==> v11 <==
==> flow/design.v <==
module ALU #(parameter w = 8) (
    clk, rst, CE, IN_valid, MODE, CMD, OPA, OPB, Cin,
    ERR, RES, OF, COUT, G, L, E);
    input clk;
    input rst;
    input CE;
    input [1:0] IN_valid;
    input MODE;
    input [3:0] CMD;
    input [w-1:0] OPA;
    input [w-1:0] OPB;
    input Cin;
    output reg ERR;
    output reg OF;
    output reg COUT;
    output reg G;
    output reg L;
    output reg E;
    output reg [2*w:0] RES;
reg [1:0] IN_valid_t;
reg [3:0] CMD_t;
reg MODE_t, Cin_t;
reg [w-1:0] OPA_t, OPB_t;
reg ERR_t, OF_t, COUT_t, G_t, L_t, E_t;
reg [2*w:0] RES_t, RES_m;
reg signed [w-1:0] sOPA, sOPB;
reg signed [2*w:0] sRES;
reg [$clog2(w)-1:0] shift_amount;
always @(posedge clk or posedge rst) begin  
    if(rst) begin
        OPA_t <= 0;
        OPB_t <= 0;
        Cin_t <= 0;
        IN_valid_t <= 0;
        MODE_t <= 0;
        CMD_t <= 0; end
     else if(CE) begin
        OPA_t <= OPA;
        OPB_t <= OPB;
        Cin_t <= Cin;
        IN_valid_t <= IN_valid;
        MODE_t <= MODE;
        CMD_t <= CMD; end   
end
always @(*) begin
    ERR_t = 0;    
    sOPA = 0;
    sOPB = 0;
    sRES = 0;
    shift_amount = 0;
    OF_t = 0;
    COUT_t = 0;
    G_t = 0;
    L_t = 0;
    E_t = 0;
    RES_t = 0;
    if(MODE_t) begin
        case(CMD_t)
            4'b0000: begin 
                        if(IN_valid_t == 2'b11) begin
                            RES_t = OPA_t + OPB_t;
                            COUT_t = RES_t[w]; end
                        else ERR_t = 1; end
            4'b0001: begin 
                        if(IN_valid_t == 2'b11) begin
                            RES_t = OPA_t - OPB_t;
                            OF_t = (OPA_t < OPB_t) ? 1 : 0; end
                        else ERR_t = 1; end
            4'b0010: begin 
                        if(IN_valid_t == 2'b11) begin
                            RES_t = OPA_t + OPB_t + Cin_t;
                            COUT_t = RES_t[w]; end
                        else ERR_t = 1; end
            4'b0011: begin 
                        if(IN_valid_t == 2'b11) begin
                            RES_t = OPA_t - OPB_t - Cin_t;
                            OF_t = (OPA_t < (OPB_t + Cin_t)); end
                        else ERR_t = 1; end
            4'b0100: begin 
                        if(IN_valid_t[0] == 1'b1) begin
                            RES_t = OPA_t + 1'b1;
                            COUT_t = RES_t[w]; end
                        else ERR_t = 1; end
            4'b0101: begin 
                        if(IN_valid_t[0] == 1'b1) begin
                            RES_t = OPA_t - 1'b1;
                            OF_t = RES_t[w]; end
                        else ERR_t = 1; end
            4'b0110: begin 
                        if(IN_valid_t[1] == 1'b1) begin
                            RES_t = OPB_t + 1'b1;
                            COUT_t = RES_t[w]; end
                        else ERR_t = 1; end
            4'b0111: begin 
                        if(IN_valid_t[1] == 1'b1) begin
                            RES_t = OPB_t - 1'b1;
                            OF_t = RES_t[w]; end
                        else ERR_t = 1; end
            4'b1000: begin 
                        if(IN_valid_t == 2'b11) begin
                            E_t = (OPA_t == OPB_t) ? 1 : 0;
                            L_t = (OPA_t < OPB_t) ? 1 : 0;
                            G_t = (OPA_t > OPB_t) ? 1 : 0; end
                        else ERR_t = 1; end
            4'b1001: begin 
                        if(IN_valid_t == 2'b11) begin
                            RES_t = (OPA_t + 1) * (OPB_t + 1); end
                        else ERR_t = 1; end
            4'b1010: begin 
                        if(IN_valid_t == 2'b11) begin
                            RES_t = (OPA_t << 1) * OPB_t; end
                        else ERR_t = 1; end
            4'b1011: begin
                        if(IN_valid_t == 2'b11) begin
                            sOPA = $signed(OPA_t);
                            sOPB = $signed(OPB_t);
                            sRES = sOPA + sOPB;
                            RES_t = sRES;
                            OF_t = ((sOPA[w-1] == sOPB[w-1]) && (sRES[w-1] != sOPA[w-1]));
                            E_t = (sOPA == sOPB) ? 1 : 0;
                            L_t = (sOPA < sOPB) ? 1 : 0;
                            G_t = (sOPA > sOPB) ? 1 : 0; end
                        else ERR_t = 1; end
            4'b1100: begin
                        if(IN_valid_t == 2'b11) begin
                            sOPA = $signed(OPA_t);
                            sOPB = $signed(OPB_t);
                            sRES = sOPA - sOPB;
                            RES_t = sRES;
                            OF_t = ((sOPA[w-1] != sOPB[w-1]) && (sRES[w-1] != sOPA[w-1]));
                            E_t = (sOPA == sOPB) ? 1 : 0;
                            L_t = (sOPA < sOPB) ? 1 : 0;
                            G_t = (sOPA > sOPB) ? 1 : 0; end
                        else ERR_t = 1; end
            default: begin
                        RES_t = 0;
                        COUT_t = 1'b0;
                        OF_t = 1'b0;
                        G_t = 1'b0;
                        E_t = 1'b0;
                        L_t = 1'b0;
                        ERR_t = 1'b1; end
             endcase
             end
    else begin 
        case(CMD_t)
          4'b0000: begin
                      if(IN_valid_t == 2'b11) begin
                          RES_t = OPA_t & OPB_t; end
                      else ERR_t = 1; end
          4'b0001: begin
                      if(IN_valid_t == 2'b11) begin
                          RES_t = ~(OPA_t & OPB_t);
                          RES_t[2*w-1 : 8] = 0; end
                      else ERR_t = 1; end
          4'b0010: begin
                      if(IN_valid_t == 2'b11) begin
                          RES_t = OPA_t | OPB_t; end
                      else ERR_t = 1; end
          4'b0011: begin
                      if(IN_valid_t == 2'b11) begin
                          RES_t = ~(OPA_t | OPB_t);
                          RES_t[2*w-1 : 8] = 0; end
                      else ERR_t = 1; end
          4'b0100: begin
                      if(IN_valid_t == 2'b11) begin
                          RES_t = OPA_t ^ OPB_t; end
                      else ERR_t = 1; end
          4'b0101: begin
                      if(IN_valid_t == 2'b11) begin
                          RES_t = ~(OPA_t ^ OPB_t);
                          RES_t[2*w-1 : 8] = 0; end
                      else ERR_t = 1; end
          4'b0110: begin
                      if(IN_valid_t[0] == 1'b1) begin
                          RES_t = ~OPA_t;
                          RES_t[2*w-1 : 8] = 0; end
                      else ERR_t = 1; end
          4'b0111: begin
                      if(IN_valid_t[1] == 1'b1) begin
                          RES_t = ~OPB_t;
                          RES_t[2*w-1 : 8] = 0; end
                      else ERR_t = 1; end
          4'b1000: begin
                      if(IN_valid_t[0] == 1'b1) begin
                          RES_t = OPA_t >> 1; end
                      else ERR_t = 1; end
          4'b1001: begin
                      if(IN_valid_t[0] == 1'b1) begin
                          RES_t = OPA_t << 1; end
                      else ERR_t = 1; end
          4'b1010: begin
                      if(IN_valid_t[1] == 1'b1) begin
                          RES_t = OPB_t >> 1; end
                      else ERR_t = 1; end
          4'b1011: begin
                      if(IN_valid_t[1] == 1'b1) begin
                          RES_t = OPB_t << 1; end
                      else ERR_t = 1; end
          4'b1100: begin 
                      if(IN_valid_t == 2'b11) begin
                          if( |(OPB_t[(w-1) : ($clog2(w)+1)]))
                               ERR_t = 1;
                          else begin
                               shift_amount = OPB_t[$clog2(w)-1:0];
                               RES_t = {1'b0, ((OPA_t << shift_amount) | OPA_t >> (w - shift_amount))}; end end
                      else  ERR_t = 1; end
          4'b1101: begin 
                      if(IN_valid_t == 2'b11) begin
                          if( |(OPB_t[(w-1) : ($clog2(w)+1)]))
                               ERR_t = 1;
                          else begin
                               shift_amount = OPB_t[$clog2(w)-1:0];
                               RES_t = {1'b0, ((OPA_t >> shift_amount) | OPA_t << (w - shift_amount))}; end end
                      else  ERR_t = 1; end
          default: begin
                        RES_t = 0;
                        ERR_t = 1'b1; end
             endcase
             end
end
always @(posedge clk or posedge rst) begin
    if (rst) begin
        RES  <= 0;
        COUT <= 0;
        OF   <= 0;
        G    <= 0;
        L    <= 0;
        E    <= 0;
        ERR  <= 0;
        RES_m <= 0;
    end 
    else if (CE) begin
        if ((CMD_t == 4'b1001 || CMD_t == 4'b1010) && MODE_t == 1) begin
            RES_m <= RES_t;
            RES <= RES_m;
        end
        else
            RES <= RES_t;
            COUT <= COUT_t;
            OF   <= OF_t;
            G    <= G_t;
            L    <= L_t;
            E    <= E_t;
            ERR  <= ERR_t;
  end
end
endmodule
==> flow/run.sh <==
#!/bin/bash
# the make line also repeats each setting of config.mk as NAME=value (left out here)
make -C /OpenROAD-flow-scripts/flow DESIGN_CONFIG=/design/flow/config.mk WORK_HOME=/design/flow/orfs CLKGATE_MAP_FILE= finish
==> flow/config.mk <==
export PLATFORM = sky130hd
export DESIGN_NAME = ALU
export DESIGN_NICKNAME = ALU
export VERILOG_FILES = /design/flow/design.v
export SDC_FILE = /design/flow/constraint.sdc
export NUM_CORES = 4
export LEC_CHECK = 0
export CAP_MARGIN = 25
export CELL_PAD_IN_SITES_DETAIL_PLACEMENT = 0
export CORE_MARGIN = 7
export CORE_UTILIZATION = 44
export CTS_CLUSTER_DIAMETER = 389
export CTS_CLUSTER_SIZE = 98
export PLACE_DENSITY = 0.41
export SETUP_SLACK_MARGIN = -0.7
export SLEW_MARGIN = 20
export TNS_END_PERCENT = 15
==> flow/constraint.sdc <==
create_clock -name core_clock -period 7.44 [get_ports {clk}]
set_input_delay 1.4880 -clock core_clock [delete_from_list [all_inputs] [get_ports {clk}]]
set_output_delay 1.4880 -clock core_clock [all_outputs]
set_load 0.01 [all_outputs]
==> v24: changes against v11 <==
==> flow/config.mk (replaced) <==
export PLATFORM = sky130hd
export DESIGN_NAME = ALU
export DESIGN_NICKNAME = ALU
export VERILOG_FILES = /design/flow/design.v
export SDC_FILE = /design/flow/constraint.sdc
export NUM_CORES = 4
export LEC_CHECK = 0
export CAP_MARGIN = 25
export CELL_PAD_IN_SITES_DETAIL_PLACEMENT = 0
export CORE_MARGIN = 2
export CORE_UTILIZATION = 66
export SETUP_SLACK_MARGIN = -0.12
export SLEW_MARGIN = 20
==> flow/constraint.sdc (replaced) <==
create_clock -name core_clock -period 5.23 [get_ports {clk}]
set_input_delay 1.0460 -clock core_clock [delete_from_list [all_inputs] [get_ports {clk}]]
set_output_delay 1.0460 -clock core_clock [all_outputs]
set_load 0.01 [all_outputs]
==> v13: changes against v11 <==
==> flow/config.mk (replaced) <==
export PLATFORM = sky130hd
export DESIGN_NAME = ALU
export DESIGN_NICKNAME = ALU
export VERILOG_FILES = /design/flow/design.v
export SDC_FILE = /design/flow/constraint.sdc
export NUM_CORES = 4
export LEC_CHECK = 0
export CAP_MARGIN = 20
export CORE_ASPECT_RATIO = 0.74
export CORE_MARGIN = 2
export CORE_UTILIZATION = 72
export CTS_CLUSTER_SIZE = 98
export PLACE_DENSITY = 0.36
export SLEW_MARGIN = 20
==> flow/constraint.sdc (replaced) <==
create_clock -name core_clock -period 5.81 [get_ports {clk}]
set_input_delay 1.1620 -clock core_clock [delete_from_list [all_inputs] [get_ports {clk}]]
set_output_delay 1.1620 -clock core_clock [all_outputs]
set_load 0.01 [all_outputs]
==> comparison <==
- v11 finished with timing, DRC and antenna clean. v13 produced a clean layout. v24 finished but failed the layout checks on setup timing.
- First-iteration DRC count: v24 is larger than v13 (12%).
- Sequential power, lowest first: v11, v13, v24.
- In v11 the cell area is smaller than in v13, by about 1%.
- Combinational power, highest first: v24, v13, v11.
- Against v24, the core utilization of v13 is lower by 1.8 points.
- Count of clock-buffer cells in the layout is the same in v11 and v13.
- The highest clock skew belongs to v11, the lowest to v24.
- Sequential cell count is the same in v24 and v11.
No activity file was given, so power comes from the tool's default toggle rates.
